==> run a: inputs <==
==> flow/design.v (excerpt) <==
module maxfinder(clk, rst, start, x1, x2, x3, x4, eps, done, result);
clock: 5.84 ns
lec_check: 0
cap_margin: 20
cell_pad_in_sites_detail_placement: 0
cell_pad_in_sites_global_placement: 3
core_aspect_ratio: 0.78
core_margin: 2
core_utilization: 30
cts_cluster_diameter: 164
gpl_routability_driven: 1
setup_slack_margin: 1.46
slew_margin: 20
tns_end_percent: 70
run.sh (not shown) runs the stock make flow with config.mk's settings and CLKGATE_MAP_FILE=.
==> run b (differences from run a) <==
CELL_PAD_IN_SITES_DETAIL_PLACEMENT = not set   (was 0)
CELL_PAD_IN_SITES_GLOBAL_PLACEMENT = not set   (was 3)
CORE_ASPECT_RATIO = not set   (was 0.78)
CORE_UTILIZATION = 40   (was 30)
CTS_CLUSTER_DIAMETER = not set   (was 164)
GPL_ROUTABILITY_DRIVEN = not set   (was 1)
SETUP_SLACK_MARGIN = not set   (was 1.46)
TNS_END_PERCENT = not set   (was 70)
==> flow/constraint.sdc (replaced) <==
create_clock -name core_clock -period 9.0 [get_ports {clk}]
set_input_delay 1.8000 -clock core_clock [delete_from_list [all_inputs] [get_ports {clk}]]
set_output_delay 1.8000 -clock core_clock [all_outputs]
set_load 0.01 [all_outputs]
==> impl_metrics.py <==
# Generated from Yosys and OpenROAD reports
metrics = {
    "route": {
        "drt-met1-wl_mm": 18.8,
        "wl_per_cell_um": 18.1,
        "dr_wl_met2_mm": 16.5,
        "drt-vias-per-instance": 4.51,
    },
    "pwr": {
        "power_mw": 4.60,
        "powerDensity_mw_per_mm2": 293,
    },
    "finish": {
        "syn_to_final_growth_pct": 25.2,
        "final_cell_area_mm2": 0.0157,
        "postLayoutCoreUtil_pct": 37.8,
    },
    "status": {
        "status": "timing/DRC/antenna clean",
    },
    "die": {
        "die_area_mm2": 0.0434,
        "fp_util_pct": 30.2,
    },
    "placed_design": {
        "place_ws_ns": -0.172,
    },
    "global_routing": {
        "grtUsageMet1_pct": 24.8,
    },
    "setup_path": {
        "critPathArrivalTime_ns": 5.99,
        "worst-path-stages": 27,
    },
    "timing": {
        "rsz0062_at_grt": "true",
    },
}
-- figures above: run a

==> impl_metrics.py <==
# Generated from Yosys and OpenROAD reports
metrics = {
    "placed_design": {
        "place_ws_ns": 2.60,
    },
    "pwr": {
        "powerDensity_mw_per_mm2": 185,
        "power_mw": 2.55,
    },
    "global_routing": {
        "grtUsageMet1_pct": 24.4,
    },
    "route": {
        "drt-met1-wl_mm": 13.5,
        "drt-vias-per-instance": 4.95,
    },
    "die": {
        "die_area_mm2": 0.0328,
    },
    "timing": {
        "rsz0062_at_grt": "false",
    },
    "finish": {
        "postLayoutCoreUtil_pct": 44.8,
        "final_cell_area_mm2": 0.0138,
    },
    "status": {
        "status": "timing/DRC/antenna clean",
    },
}
-- figures above: run b


==> run K: inputs <==
Starting RTL as in the previous note.
==> flow/design.v (excerpt) <==
module maxfinder(clk, rst, start, x1, x2, x3, x4, eps, done, result);
input clk, start, rst;
input [4:0] x1, x2, x3, x4, eps;
output done;
output [4:0] result;
wire wen, wenep, sel, zer;
DataPath datapath(clk, rst, x1, x2, x3, x4, eps, wen, wenep, sel, zer, result);
controller con(clk, rst, start, zer, wen, wenep, sel, done);
endmodule
export LEC_CHECK = 0
export CAP_MARGIN = 20
export CELL_PAD_IN_SITES_DETAIL_PLACEMENT = 1
export CORE_ASPECT_RATIO = 1.99
export CORE_MARGIN = 4
export CORE_UTILIZATION = 40
export CTS_CLUSTER_DIAMETER = 23
export GPL_ROUTABILITY_DRIVEN = 1
export MAX_ROUTING_LAYER = met4
export MIN_ROUTING_LAYER = met1
export SETUP_SLACK_MARGIN = 2.31
export SLEW_MARGIN = 20
export TNS_END_PERCENT = 20
create_clock -name core_clock -period 9.0 [get_ports {clk}]
==> run A: changes against run K <==
Settings changed: CELL_PAD_IN_SITES_DETAIL_PLACEMENT 1 to unset, CORE_ASPECT_RATIO 1.99 to unset, CORE_MARGIN 4 to 2, CORE_UTILIZATION 40 to 72, CTS_CLUSTER_DIAMETER 23 to unset, GPL_ROUTABILITY_DRIVEN 1 to unset, MAX_ROUTING_LAYER met4 to unset, MIN_ROUTING_LAYER met1 to unset, SETUP_SLACK_MARGIN 2.31 to unset, TNS_END_PERCENT 20 to unset.
==> flow/constraint.sdc (replaced) <==
create_clock -name core_clock -period 4.99 [get_ports {clk}]
set_input_delay 0.9980 -clock core_clock [delete_from_list [all_inputs] [get_ports {clk}]]
set_output_delay 0.9980 -clock core_clock [all_outputs]
set_load 0.01 [all_outputs]
==> run C: changes against run K <==
Settings changed: ABC_AREA set to 1, CELL_PAD_IN_SITES_DETAIL_PLACEMENT 1 to unset, CORE_ASPECT_RATIO 1.99 to unset, CORE_MARGIN 4 to 2, CORE_UTILIZATION 40 to 72, CTS_CLUSTER_DIAMETER 23 to unset, GPL_ROUTABILITY_DRIVEN 1 to unset, MAX_ROUTING_LAYER met4 to unset, MIN_ROUTING_LAYER met1 to unset, PLACE_DENSITY_LB_ADDON set to 0.19, SETUP_SLACK_MARGIN 2.31 to unset, TNS_END_PERCENT 20 to unset.
==> flow/constraint.sdc (replaced) <==
create_clock -name core_clock -period 6.06 [get_ports {clk}]
set_input_delay 1.2120 -clock core_clock [delete_from_list [all_inputs] [get_ports {clk}]]
set_output_delay 1.2120 -clock core_clock [all_outputs]
set_load 0.01 [all_outputs]
==> results <==
Against run K, the clock power of run C is higher by 69%.
The highest combinational power belongs to run A, the lowest to run K.
Maximum frequency, lowest first: run K, run A, run C.
Utilization: run A is higher than run C (13 points).
In clock-buffer cell count, run C and run A do not differ.
Global-route usage, highest first: run A, run C, run K.
Run C ran to the end with no violations. Run A finished but fails on negative setup slack. Run K went through all stages and came out clean.
Final cell count: run K > run C > run A.
Critical path depth: run A > run K > run C.
In first-iteration DRC count, run A is at 2.6 times the value of run C.
==> figures <==
| quantity | run C | run K | run A |
|---|---|---|---|
| First-pass GRT wire length | 47.5 mm | 57.7 mm | 58.1 mm |
| Worst min-delay path startpoint | datapath.my_ix3.reg0.out | datapath.my_ix3.reg3.out | datapath.my_ix2.reg1.out |
| Result of the run | timing/DRC/antenna clean | timing/DRC/antenna clean | failed layout checks |
| Violated checks | - | - | negative setup slack |
| Register share of the cell area | 17.0% | 16.8% | 14.8% |
| Leak | 0.00764 uW | 0.00696 uW | 0.00771 uW |
| Largest driver fanout on the critical path | 11 | 5 | 4 |
| Antenna violations before repair | 1 | 0 | 1 |
| Fin crit period | 5.81 ns | 6.51 ns | 5.91 ns |
| Pin count of the biggest net entering global routing | 77 | 76 | 72 |
| Final Instance Area | 13700 um^2 | 13900 um^2 | 15900 um^2 |
| Met2 usage | 60.1% | 43.9% | 70.7% |
| Count of cells along the worst register-to-register path | 21 | 23 | 26 |
| Combinational share of power | 58.1% | 52.6% | 57.2% |
| Init Core Util | 73.2% | 40.5% | 73.0% |
| Internal | 2650 uW | 1510 uW | 3440 uW |
| Total routed wire length on the met1 layer | 11.9 mm | 11.5 mm | 14.9 mm |
| Layout buffer count excluding clock buffers | 43 | 47 | 194 |
| Net Switching | 2180 uW | 1150 uW | 2470 uW |
| Core Rows | 48 | 91 | 48 |
| Non-filler instance count after layout | 1803 | 1836 | 1790 |

==> inputs of harbor <==
maxfinder again, from the RTL that the note above started with.
Settings: LEC_CHECK=0, ABC_AREA=0, CAP_MARGIN=20, CELL_PAD_IN_SITES_GLOBAL_PLACEMENT=0, CORE_ASPECT_RATIO=0.73, CORE_MARGIN=2, CORE_UTILIZATION=30, GPL_TIMING_DRIVEN=1, MAX_ROUTING_LAYER=met4, PLACE_DENSITY=0.95, SETUP_SLACK_MARGIN=0.08, SLEW_MARGIN=20; clock period 11.2 ns.
==> fjord: changes against harbor <==
Settings changed: ABC_AREA 0 to default, CELL_PAD_IN_SITES_GLOBAL_PLACEMENT 0 to default, CORE_ASPECT_RATIO 0.73 to default, CORE_UTILIZATION 30 to 66, GPL_TIMING_DRIVEN 1 to default, MAX_ROUTING_LAYER met4 to default, PLACE_DENSITY 0.95 to default, SETUP_SLACK_MARGIN 0.08 to 1.77.
==> flow/constraint.sdc (replaced) <==
create_clock -name core_clock -period 6.49 [get_ports {clk}]
set_input_delay 1.2980 -clock core_clock [delete_from_list [all_inputs] [get_ports {clk}]]
set_output_delay 1.2980 -clock core_clock [all_outputs]
set_load 0.01 [all_outputs]
==> results.py <==
# Physical implementation metrics
metrics = {
    "grt": {
        "grt_pass1_vias": 10300,
        "grt_use_met1": 0.183,
        "use_met2": 0.253,
    },
    "placed_design": {
        "place_area_um2": 13400,
        "post-place-ws_ns": 4.64,
    },
    "detailed_routing": {
        "wire_per_inst_um": 16.1,
        "wl_met1_um": 12800,
        "dr_wl_met3_um": 3300,
    },
    "finish": {
        "syn2layout_area_growth_pct": 11.8,
        "final_area_um2": 14000,
        "buf_share": 0.0277,
    },
    "pwr": {
        "pg_comb_mw": 1.12,
        "peakVddDrop_uv": 113,
        "pwr-share-comb": 0.516,
        "total_power_mw": 2.17,
    },
    "floorplanning": {
        "die_area_um2": 43400,
    },
    "worst_setup_path": {
        "r2r_start": "datapath.PU4.reg3.reg1.out",
    },
    "run_status": {
        "status": "timing/DRC/antenna clean",
    },
    "min_path": {
        "hp-start": "datapath.my_ix4.reg2.out",
    },
}
-- figures above: harbor

==> results.py <==
# Physical implementation metrics
metrics = {
    "pwr": {
        "pwr-share-comb": 0.553,
        "peakVddDrop_uv": 156,
        "total_power_mw": 3.97,
        "pg_comb_mw": 2.19,
    },
    "detailed_routing": {
        "wl_met1_um": 13500,
        "wire_per_inst_um": 18.7,
    },
    "finish": {
        "syn2layout_area_growth_pct": 20.0,
        "buf_share": 0.0581,
        "final_area_um2": 15000,
    },
    "worst_setup_path": {
        "r2r_start": "datapath.PU3.reg4.reg1.out",
        "crit_cells": 26,
    },
    "placed_design": {
        "post-place-ws_ns": 0.477,
        "place_area_um2": 13500,
    },
    "floorplanning": {
        "die_area_um2": 20100,
    },
    "grt": {
        "grt_pass1_vias": 10000,
        "use_met2": 0.578,
    },
    "run_status": {
        "status": "timing/DRC/antenna clean",
    },
}
-- figures above: fjord

Power is estimated from default activity; no workload was simulated.
